## datapath
module datapath (
    part,
    clock,
    value,
    positive,
    reset,
    counter,
    result
);
For scale: roughly 2900 cells after synthesis, roughly 32 flip-flops, about 0.024 mm2 of cells after synthesis.
clock: 42.0 ns
lec_check: 0
abc_area: 1
cap_margin: 0
cell_pad_in_sites_global_placement: 1
core_aspect_ratio: 1.24
core_margin: 6
core_utilization: 40
cts_cluster_diameter: 276
gpl_timing_driven: 0
max_routing_layer: met5
min_routing_layer: met2
place_density_lb_addon: 0.14
slew_margin: 20
tns_end_percent: 15
run.sh (not shown) runs the stock make flow with config.mk's settings and CLKGATE_MAP_FILE=.
The baseline completed without violations.
Change:
--- a/flow/config.mk
+++ b/flow/config.mk
@@ -12,7 +12,7 @@
 export CORE_MARGIN = 6
 export CORE_UTILIZATION = 40
-export CTS_CLUSTER_DIAMETER = 276
 export GPL_TIMING_DRIVEN = 0
-export MAX_ROUTING_LAYER = met5
+export HOLD_SLACK_MARGIN = 0.25
+export MAX_ROUTING_LAYER = met4
 export MIN_ROUTING_LAYER = met2
 export PLACE_DENSITY_LB_ADDON = 0.14
=> Now the flow finished but fails on DRC; worst setup slack gets better by 210 ps; die size stays the same.
Change:
==> flow/config.mk (replaced) <==
export PLATFORM = sky130hd
export DESIGN_NAME = datapath
export DESIGN_NICKNAME = datapath
export VERILOG_FILES = /design/flow/design.v
export SDC_FILE = /design/flow/constraint.sdc
export NUM_CORES = 4
export LEC_CHECK = 0
export CAP_MARGIN = 20
export CORE_MARGIN = 2
export CORE_UTILIZATION = 40
export CTS_CLUSTER_DIAMETER = 183
export CTS_CLUSTER_SIZE = 100
export GPL_ROUTABILITY_DRIVEN = 0
export GPL_TIMING_DRIVEN = 0
export HOLD_SLACK_MARGIN = 0.26
export SLEW_MARGIN = 20
export TNS_END_PERCENT = 10
Effect:
- Now the flow completed without violations
- setup slack degrades by 1300 ps
- area after synthesis came out lower by a few percent
- cell count came out lower by roughly a tenth
- critical path depth rises by 5
- register-to-register slack gets worse by 1600 ps
- via count is lower by a quarter to a third
Change:
--- a/flow/config.mk
+++ b/flow/config.mk
@@ -9,9 +9,9 @@
 export CORE_MARGIN = 2
 export CORE_UTILIZATION = 40
-export CTS_CLUSTER_DIAMETER = 183
-export CTS_CLUSTER_SIZE = 100
+export CTS_CLUSTER_DIAMETER = 177
+export CTS_CLUSTER_SIZE = 98
 export GPL_ROUTABILITY_DRIVEN = 0
 export GPL_TIMING_DRIVEN = 0
-export HOLD_SLACK_MARGIN = 0.26
+export PLACE_DENSITY = 0.37
 export SLEW_MARGIN = 20
 export TNS_END_PERCENT = 10
The new run went through all stages and came out clean.
Flip-flop count does not change.
Cell count hardly moves.
Design area increases by 0.66%.
Utilization increases by 0.29 points.
Area after synthesis stays the same.
Worst setup slack is worse by 52 ps.
Maximum frequency is about the same.


Starting RTL as in the previous note.
export LEC_CHECK = 0
export ABC_AREA = 1
export CAP_MARGIN = 20
export CORE_MARGIN = 2
export CORE_UTILIZATION = 57
export CTS_CLUSTER_DIAMETER = 381
export CTS_CLUSTER_SIZE = 31
export HOLD_SLACK_MARGIN = 0.3
export SETUP_SLACK_MARGIN = 4.78
export SLEW_MARGIN = 20
create_clock -name core_clock -period 23.9 [get_ports {clock}]
The baseline finished but fails on negative setup slack.
==> next run, changes <==
==> flow/config.mk (replaced) <==
export PLATFORM = sky130hd
export DESIGN_NAME = datapath
export DESIGN_NICKNAME = datapath
export VERILOG_FILES = /design/flow/design.v
export SDC_FILE = /design/flow/constraint.sdc
export NUM_CORES = 4
export LEC_CHECK = 0
export CAP_MARGIN = 20
export CORE_MARGIN = 2
export CORE_UTILIZATION = 40
export SLEW_MARGIN = 20
==> flow/constraint.sdc (replaced) <==
create_clock -name core_clock -period 42.0 [get_ports {clock}]
set_input_delay 8.4000 -clock core_clock [delete_from_list [all_inputs] [get_ports {clock}]]
set_output_delay 8.4000 -clock core_clock [all_outputs]
set_load 0.01 [all_outputs]
Effect: Now the flow produced a clean layout. Setup slack improves by 8600 ps. Die area came out higher by about 35%. Utilization came out lower by 35 points. Non-clock buffer count came out lower by 665. Cell area came out lower by about 24%. Hold slack degrades by 19 ps. Count of clock-buffer cells in the layout came out lower by 1.
==> next run, changes <==
--- a/flow/config.mk
+++ b/flow/config.mk
@@ -6,5 +6,7 @@
 export NUM_CORES = 4
 export LEC_CHECK = 0
+export ABC_AREA = 1
 export CAP_MARGIN = 20
+export CELL_PAD_IN_SITES_GLOBAL_PLACEMENT = 1
 export CORE_MARGIN = 2
 export CORE_UTILIZATION = 40
Outcome: Sequential cell count stays the same. Synthesized cell count is higher by about 17%. Fmax is higher by 5.4%. Worst setup slack improves by 2100 ps. Register-to-register slack gains 2200 ps. Worst hold slack is better by 16 ps. Non-clock buffer count shrinks by 33. Core utilization fell by 1.0 points. Cell count went up by 12%. Critical path depth increases by 9.
==> next run, changes <==
--- a/flow/config.mk
+++ b/flow/config.mk
@@ -6,8 +6,9 @@
 export NUM_CORES = 4
 export LEC_CHECK = 0
-export ABC_AREA = 1
 export CAP_MARGIN = 20
-export CELL_PAD_IN_SITES_GLOBAL_PLACEMENT = 1
 export CORE_MARGIN = 2
 export CORE_UTILIZATION = 40
+export GPL_ROUTABILITY_DRIVEN = 0
+export GPL_TIMING_DRIVEN = 0
 export SLEW_MARGIN = 20
+export TNS_END_PERCENT = 10
Result:
- maximum frequency shrinks by 5.2%
- worst hold slack is worse by 18 ps
- count of clock-buffer cells in the layout fell by 1
==> next run, changes <==
==> flow/config.mk (replaced) <==
export PLATFORM = sky130hd
export DESIGN_NAME = datapath
export DESIGN_NICKNAME = datapath
export VERILOG_FILES = /design/flow/design.v
export SDC_FILE = /design/flow/constraint.sdc
export NUM_CORES = 4
export LEC_CHECK = 0
export CAP_MARGIN = 20
export CORE_MARGIN = 8
export CORE_UTILIZATION = 59
export CTS_CLUSTER_DIAMETER = 193
export CTS_CLUSTER_SIZE = 99
export SLEW_MARGIN = 20
export TNS_END_PERCENT = 40
Outcome:
- clock-buffer cell count rises by 1
- global-route usage rises by 6.8 points
- worst hold slack gets worse by 29 ps
==> next run, changes <==
==> flow/config.mk (replaced) <==
export PLATFORM = sky130hd
export DESIGN_NAME = datapath
export DESIGN_NICKNAME = datapath
export VERILOG_FILES = /design/flow/design.v
export SDC_FILE = /design/flow/constraint.sdc
export NUM_CORES = 4
export LEC_CHECK = 0
export ABC_AREA = 1
export CAP_MARGIN = 0
export CELL_PAD_IN_SITES_GLOBAL_PLACEMENT = 1
export CORE_ASPECT_RATIO = 1.01
export CORE_MARGIN = 6
export CORE_UTILIZATION = 40
export HOLD_SLACK_MARGIN = 0.01
export MAX_ROUTING_LAYER = met4
export PLACE_DENSITY_LB_ADDON = 0.14
export SLEW_MARGIN = 20
export TNS_END_PERCENT = 15
Via count climbs by 7.2%. Synthesized area climbs by 4.9%. Register-to-register slack gains 2300 ps. Die size climbs by 46%. Fmax climbs by 5.3%. Critical path depth climbs by 9. Cell count climbs by 20%. Routed wire length climbs by 7.4%. First-iteration DRC count drops by 20%. Final area climbs by 3.0%.


v49:
Starting RTL as in the previous note.
export LEC_CHECK = 0
export CAP_MARGIN = 20
export CELL_PAD_IN_SITES_GLOBAL_PLACEMENT = 3
export CORE_MARGIN = 2
export CORE_UTILIZATION = 40
export CTS_CLUSTER_DIAMETER = 199
export CTS_CLUSTER_SIZE = 100
export GPL_ROUTABILITY_DRIVEN = 0
export GPL_TIMING_DRIVEN = 0
export SLEW_MARGIN = 20
export TNS_END_PERCENT = 10
create_clock -name core_clock -period 42.0 [get_ports {clock}]
Here is what was changed in the inputs of v16 compared with v49.
==> flow/config.mk <==
export PLATFORM = sky130hd
export DESIGN_NAME = datapath
export DESIGN_NICKNAME = datapath
export VERILOG_FILES = /design/flow/design.v
export SDC_FILE = /design/flow/constraint.sdc
export NUM_CORES = 4
export LEC_CHECK = 0
export ABC_AREA = 1
export CAP_MARGIN = 0
export CELL_PAD_IN_SITES_GLOBAL_PLACEMENT = 1
export CORE_MARGIN = 6
export CORE_UTILIZATION = 40
export HOLD_SLACK_MARGIN = 0.01
export MAX_ROUTING_LAYER = met4
export PLACE_DENSITY_LB_ADDON = 0.14
export SLEW_MARGIN = 20
==> results <==
On area growth from synthesis to layout: v16 sits below v49.
v16 against v49: overall via count from detail_route moved up; worst setup skew after layout moved down.
Input changes introduced in v36 (baseline for comparison: v16):
==> flow/config.mk <==
export PLATFORM = sky130hd
export DESIGN_NAME = datapath
export DESIGN_NICKNAME = datapath
export VERILOG_FILES = /design/flow/design.v
export SDC_FILE = /design/flow/constraint.sdc
export NUM_CORES = 4
export LEC_CHECK = 0
export ABC_AREA = 0
export CAP_MARGIN = 0
export CELL_PAD_IN_SITES_GLOBAL_PLACEMENT = 1
export CORE_ASPECT_RATIO = 1.24
export CORE_MARGIN = 6
export CORE_UTILIZATION = 40
export GPL_TIMING_DRIVEN = 0
export MAX_ROUTING_LAYER = met5
export MIN_ROUTING_LAYER = met2
export PLACE_DENSITY_LB_ADDON = 0.14
export SLEW_MARGIN = 20
export TNS_END_PERCENT = 15
Notes after the runs:
- In summary, v36 completed successfully, with a layout that passed the timing, DRC and antenna checks.
- On pin count of the biggest net entering global routing: v36 sits below v16.
- Looking at routed via count across both flows, v36 is the weaker of the two, with v16 ahead.
- | sequential portion of the cell area | v16 vs v36 | ≈ equal |
- Worst setup margin, v36 and v16: smaller value in v36
- Fraction of area in clock buffers and inverters essentially unchanged between v16 and v36.
- Re multi-input logic portion of the cell area: v16 was lower than v36.
- Looking at cell with the largest stage delay on the worst path, the sky130_fd_sc_hd__clkdlybuf4s50_1 result is from v16; the sky130_fd_sc_hd__or4_4 one comes from v36.
- met3 global-route usage in v36 is 38 points higher than in v16
- Between v36 and v16, it is v36 whose post-synthesis share of cell area spent on and-or and or-and gates is higher, by 1.8 points.
- v36 ends up with lower synthesized cell count than v16 does.
- Placed cell area: v36 < v16
#### Input delta (v58 over v36)
==> flow/config.mk <==
export PLATFORM = sky130hd
export DESIGN_NAME = datapath
export DESIGN_NICKNAME = datapath
export VERILOG_FILES = /design/flow/design.v
export SDC_FILE = /design/flow/constraint.sdc
export NUM_CORES = 4
export LEC_CHECK = 0
export CAP_MARGIN = 20
export CORE_MARGIN = 2
export CORE_UTILIZATION = 40
export CTS_CLUSTER_DIAMETER = 392
export CTS_CLUSTER_SIZE = 100
export SLEW_MARGIN = 20
export TNS_END_PERCENT = 15
--- outcome ---
[compare] base=v36 new=v58: worst hold slack across all endpoints climbed 0.016 ns, final worst-path setup slack climbed 0.20 ns.
v58 ends up with a met1 routing resource usage after global routing that is 27 points higher than in v36.
Diff v36 -> v58: met3 usage in global routing now smaller.
What v24 does differently from v58 at the input level:
-- flow/config.mk --
<<< v58, line 7
export LEC_CHECK = 0
export CAP_MARGIN = 20
export CORE_MARGIN = 2
export CORE_UTILIZATION = 40
export CTS_CLUSTER_DIAMETER = 392
export CTS_CLUSTER_SIZE = 100
export SLEW_MARGIN = 20
>>> v24, line 7
export LEC_CHECK = 0
export ABC_AREA = 1
export CAP_MARGIN = 0
export CELL_PAD_IN_SITES_GLOBAL_PLACEMENT = 1
export CORE_ASPECT_RATIO = 1.24
export CORE_MARGIN = 6
export CORE_UTILIZATION = 40
export GPL_TIMING_DRIVEN = 0
export MAX_ROUTING_LAYER = met4
export PLACE_DENSITY_LB_ADDON = 0.14
export SLEW_MARGIN = 20
--- outcome ---
Global-route usage (lower): v24
Cell count: v24 higher than v58
Per the comparison of v24 with v58, final area increased by about 2.7% relative to the old numbers, share of synthesized cell area in and, or, nand and nor gates increased by 4.5 points relative to the old numbers, number of hold violations in the final report closely matched the old numbers, post-route clock period utilization decreased by 2.1 points relative to the old numbers.
v24 reached the end of the flow, and the finished layout is clean on the timing, DRC and antenna checks.
For the slack of the critical path, v24 came in 0.87 ns higher than v58 did.
Comparing v58 and v24, met3 routing resource usage after global routing is lower on v24.
Relative to v58, the wire length of v24 is higher by about 7%.


datapath again, from the RTL that the note above started with.
// datapath
module datapath (
    part,
    clock,
    value,
    positive,
    reset,
    counter,
    result
);
clock: 21.6 ns
lec_check: 0
abc_area: 1
cap_margin: 20
core_margin: 2
core_utilization: 72
cts_cluster_diameter: 387
cts_cluster_size: 93
place_density_lb_addon: 0.07
slew_margin: 20
The first run did not get past global routing (5_1_grt) on GRT-0116.
Edit:
Settings changed: ABC_AREA 1 to default, CORE_UTILIZATION 72 to 40, CTS_CLUSTER_DIAMETER 387 to default, CTS_CLUSTER_SIZE 93 to default, PLACE_DENSITY_LB_ADDON 0.07 to default.
Clock period 21.6 ns to 40.9 ns, I/O delays scaled along.
With this change the flow finished with timing, DRC and antenna clean. Die area grows by well over a third. Area after synthesis decreases by a few percent. Synthesized cell count decreases by about a fifth.
Edit:
Settings changed: CORE_UTILIZATION 40 to 10.
Clock period 40.9 ns to 58.6 ns, I/O delays scaled along.
Result: Synthesized cell count is unchanged. Final area rose by 7.9%. Setup slack gains 11 ns. Via count fell by 2.1%. Global-route usage fell by 15 points.
Edit:
Settings changed: ABC_AREA from default to 1, CORE_UTILIZATION 10 to 71, CTS_CLUSTER_DIAMETER from default to 223.
Clock period 58.6 ns to 34.3 ns, I/O delays scaled along.
Effect: The new run went through all stages and came out clean. Sequential share of layout area hardly moves. Routed wire length came out higher by 4.7%. Cell count fell by 37%. Cell area went down by 0.85%. Setup slack loses 12 ns. Hold slack gains 0.022 ns. Count of clock-buffer cells in the layout rises by 3. Global-route usage goes up by 30 points.
Edit:
Settings changed: ABC_AREA 1 to default, CORE_UTILIZATION 71 to 27, CTS_CLUSTER_DIAMETER 223 to default.
Clock period 34.3 ns to 40.9 ns, I/O delays scaled along.
=> Sequential cell count stays the same. Sequential share of layout area is higher by 0.13 points. Die area is higher by about 150%. Design area is lower by 5.2%. First-iteration DRC count is lower by about 40%. Worst hold slack is worse by 0.027 ns. Count of clock-buffer cells in the layout is lower by 2. Wire length is lower by 9.7%. Non-clock buffer count is lower by 67.


datapath again, from the RTL that the note above started with.
make LEC_CHECK=0 CAP_MARGIN=40 CORE_MARGIN=2 CORE_UTILIZATION=72 CTS_CLUSTER_DIAMETER=372 CTS_CLUSTER_SIZE=36 GPL_TIMING_DRIVEN=1 HOLD_SLACK_MARGIN=-0.09 MAX_ROUTING_LAYER=met4 PLACE_DENSITY=0.64 SETUP_SLACK_MARGIN=2.83 SLEW_MARGIN=5 TNS_END_PERCENT=40 finish   # period 17.7 ns
The starting point never finished: it broke off in global routing (GRT-0232).
==> next run, changes <==
- ABC_AREA: default -> 1
- CAP_MARGIN: 40 -> 20
- CTS_CLUSTER_DIAMETER: 372 -> default
- CTS_CLUSTER_SIZE: 36 -> default
- GPL_TIMING_DRIVEN: 1 -> default
- HOLD_SLACK_MARGIN: -0.09 -> default
- MAX_ROUTING_LAYER: met4 -> default
- PLACE_DENSITY: 0.64 -> default
- SETUP_SLACK_MARGIN: 2.83 -> default
- SLEW_MARGIN: 5 -> 20
- TNS_END_PERCENT: 40 -> default
- clock period: 17.7 -> 19.4 ns (I/O delays scaled with it)
What happened:
- This time the run aborted during clock tree synthesis (DPL-0033)
- area after synthesis grows by 4.9%
- synthesized cell count came out higher by 17%
- die size climbs by 4.8%
==> next run, changes <==
- CTS_CLUSTER_DIAMETER: default -> 174
- CTS_CLUSTER_SIZE: default -> 97
- clock period: 19.4 -> 38.6 ns (I/O delays scaled with it)
After rerunning: The changed run went through all stages and came out clean; synthesized area stays the same; die size does not change; synthesized cell count stays the same.
==> next run, changes <==
- ABC_AREA: 1 -> default
- CORE_UTILIZATION: 72 -> 40
- CTS_CLUSTER_DIAMETER: 174 -> default
- CTS_CLUSTER_SIZE: 97 -> default
- clock period: 38.6 -> 35.4 ns (I/O delays scaled with it)
- The changed run reached the layout checks and failed them: setup timing
- synthesized cell count shrinks by about a fifth
- worst hold slack improved by 0.011 ns
- sequential share of layout area shrinks by 0.39 points
- via count drops slightly
- setup slack got worse by 3.1 ns
- sequential cell count is unchanged
- global-route usage drops by 13 points
- non-clock buffer count came out higher by 525
